==> flow/design.v (excerpt) <==
module LASER (
	input CLK,
	input RST,
	input [3:0] X,
	input [3:0] Y,
	output reg [3:0] C1X,
	output reg [3:0] C1Y,
	output reg [3:0] C2X,
	output reg [3:0] C2Y,
	output DONE
);
parameter State_Data_Read									= 0,
					State_Calculate_Cover 					= 1,
					State_Next_Circle 							= 2,
					State_Refresh_Max_Cover_Circle	= 3,
					State_Data_Out 									= 4;
reg [2:0] State;
reg [3:0] DATA [39:0][1:0];  
reg [3:0] CNT_X,CNT_Y;
reg [5:0] CNT;
reg [2:0] STEP_CNT;
reg [6:0] ITER;  
reg [8:0] Calculate_REG;
reg [3:0] Distance1,Distance2,Distance3,Distance4;
reg S;
wire [3:0] Set_Circle [1:0];
reg [5:0] Max_Cover,Cover;
reg [3:0] Max_Cover_X,Max_Cover_Y;
reg inC1,inC2;
reg [7:0] sqrd1,sqrd2,sqrd3,sqrd4;
assign Set_Circle[0] = S ? C1X:C2X;
assign Set_Circle[1] = S ? C1Y:C2Y;
assign DONE = State== State_Data_Out ? 1'b1:1'b0;
always@(posedge CLK or posedge RST)begin
	if(RST)begin
		State <= State_Data_Read;	
		S<=0;
		{CNT_Y,CNT_X} <= 0;
		CNT <= 0;
		STEP_CNT <= 0;
		ITER <= 0;
		{Cover,Max_Cover} <= 0;
		{C1X,C1Y,C2X,C2Y} <= 0;
		{Max_Cover_Y,Max_Cover_X} <= 0; 
	end
	else begin
		case(State)
			State_Data_Read								:begin
				if(CNT>=39) begin
					State <= State_Calculate_Cover;
					CNT <= 0;
				end
				else CNT <= CNT+1;
				DATA[CNT][0] <= X;
				DATA[CNT][1] <= Y;
			end
			State_Calculate_Cover 				:begin  
				if(CNT>=39)begin
  ...
Size: roughly 2,500 cells after synthesis, roughly 380 flip-flops, about 27 I/O pins, about 0.022 mm2 of cells after synthesis.
Settings: LEC_CHECK=0, ABC_AREA=1, CAP_MARGIN=20, CORE_MARGIN=3, CORE_UTILIZATION=41, CTS_CLUSTER_DIAMETER=56, GPL_TIMING_DRIVEN=1, MAX_ROUTING_LAYER=met4, PLACE_DENSITY_LB_ADDON=0.25, SLEW_MARGIN=35; clock period 5.74 ns.
run.sh (not shown) runs the stock make flow with config.mk's settings and CLKGATE_MAP_FILE=.
The baseline finished but failed the layout checks on setup timing.
Change:
==> flow/config.mk (replaced) <==
export PLATFORM = sky130hd
export DESIGN_NAME = LASER
export DESIGN_NICKNAME = LASER
export VERILOG_FILES = /design/flow/design.v
export SDC_FILE = /design/flow/constraint.sdc
export NUM_CORES = 4
export LEC_CHECK = 0
export CAP_MARGIN = 20
export CORE_ASPECT_RATIO = 0.5
export CORE_MARGIN = 2
export CORE_UTILIZATION = 68
export CTS_CLUSTER_SIZE = 27
export PLACE_DENSITY_LB_ADDON = 0.0
export SETUP_SLACK_MARGIN = 1.41
export SLEW_MARGIN = 20
==> flow/constraint.sdc (replaced) <==
create_clock -name core_clock -period 4.88 [get_ports {CLK}]
set_input_delay 0.9760 -clock core_clock [delete_from_list [all_inputs] [get_ports {CLK}]]
set_output_delay 0.9760 -clock core_clock [all_outputs]
set_load 0.01 [all_outputs]
Outcome: The changed run produced a layout that fails on setup timing. Critical path depth fell by 5. Hold slack gets better by 0.025 ns. Wire length rose by about a fifth. Power rose by roughly a tenth. Synthesized cell count fell by a quarter to a third. Cell area fell by a little under a tenth. Non-clock buffer count fell by 5. Count of clock-buffer cells in the layout fell by 18. First-iteration DRC count rose by well over a third. Via count fell by a few percent. Clock skew rose by 0.017 ns.
Change:
==> flow/config.mk (replaced) <==
export PLATFORM = sky130hd
export DESIGN_NAME = LASER
export DESIGN_NICKNAME = LASER
export VERILOG_FILES = /design/flow/design.v
export SDC_FILE = /design/flow/constraint.sdc
export NUM_CORES = 4
export LEC_CHECK = 0
export CAP_MARGIN = 20
export CORE_MARGIN = 2
export CORE_UTILIZATION = 65
export CTS_CLUSTER_DIAMETER = 57
export CTS_CLUSTER_SIZE = 64
export SETUP_SLACK_MARGIN = -0.57
export SLEW_MARGIN = 20
==> flow/constraint.sdc (replaced) <==
create_clock -name core_clock -period 7.18 [get_ports {CLK}]
set_input_delay 1.4360 -clock core_clock [delete_from_list [all_inputs] [get_ports {CLK}]]
set_output_delay 1.4360 -clock core_clock [all_outputs]
set_load 0.01 [all_outputs]
What happened: The changed run produced a layout that fails on setup timing; core utilization came out lower by 7.3 points; routed wire length came out lower by 23%; register-to-register slack improved by 2.8 ns; cell area came out lower by 2.4%; setup slack improved by 2.8 ns; combinational power came out lower by 41%; count of clock-buffer cells in the layout came out lower by 9; hold slack got worse by 0.013 ns; final cell count came out lower by 2.3%; sequential power came out lower by 32%.
Change:
--- a/flow/config.mk
+++ b/flow/config.mk
@@ -9,6 +9,6 @@
 export CORE_MARGIN = 2
-export CORE_UTILIZATION = 65
-export CTS_CLUSTER_DIAMETER = 57
-export CTS_CLUSTER_SIZE = 64
-export SETUP_SLACK_MARGIN = -0.57
+export CORE_UTILIZATION = 69
+export CTS_CLUSTER_SIZE = 27
+export PLACE_DENSITY_LB_ADDON = 0.0
+export SETUP_SLACK_MARGIN = 1.41
 export SLEW_MARGIN = 20
==> flow/constraint.sdc (replaced) <==
create_clock -name core_clock -period 5.2 [get_ports {CLK}]
set_input_delay 1.0400 -clock core_clock [delete_from_list [all_inputs] [get_ports {CLK}]]
set_output_delay 1.0400 -clock core_clock [all_outputs]
set_load 0.01 [all_outputs]
The new run finished but fails on setup timing.
Clock power went up by 67%.
Die area falls by 5.7%.
Cell area came out higher by 2.7%.
Non-clock buffer count rises by 35.
Change:
--- a/flow/config.mk
+++ b/flow/config.mk
@@ -9,6 +9,3 @@
 export CORE_MARGIN = 2
-export CORE_UTILIZATION = 69
-export CTS_CLUSTER_SIZE = 27
-export PLACE_DENSITY_LB_ADDON = 0.0
-export SETUP_SLACK_MARGIN = 1.41
+export CORE_UTILIZATION = 59
 export SLEW_MARGIN = 20
==> flow/constraint.sdc (replaced) <==
create_clock -name core_clock -period 8.78 [get_ports {CLK}]
set_input_delay 1.7560 -clock core_clock [delete_from_list [all_inputs] [get_ports {CLK}]]
set_output_delay 1.7560 -clock core_clock [all_outputs]
set_load 0.01 [all_outputs]
Now the flow went through all stages and came out clean. Routed wire length falls by 6.6%. Utilization is lower by 16 points. Clock-buffer cell count rises by 10.
Change:
--- a/flow/config.mk
+++ b/flow/config.mk
@@ -8,4 +8,8 @@
 export CAP_MARGIN = 20
+export CORE_ASPECT_RATIO = 0.53
 export CORE_MARGIN = 2
-export CORE_UTILIZATION = 59
+export CORE_UTILIZATION = 70
+export CTS_CLUSTER_SIZE = 39
+export PLACE_DENSITY_LB_ADDON = 0.0
+export SETUP_SLACK_MARGIN = 1.35
 export SLEW_MARGIN = 20
==> flow/constraint.sdc (replaced) <==
create_clock -name core_clock -period 4.93 [get_ports {CLK}]
set_input_delay 0.9860 -clock core_clock [delete_from_list [all_inputs] [get_ports {CLK}]]
set_output_delay 0.9860 -clock core_clock [all_outputs]
set_load 0.01 [all_outputs]
Effect: With this change the flow finished but fails on setup timing; global-route usage is higher by 18 points; routed wire length is higher by about 30%; final cell count is higher by 5.5%; worst hold slack is better by 0.048 ns.
Power figures rest on the tool's default switching activity, not on a simulated workload.
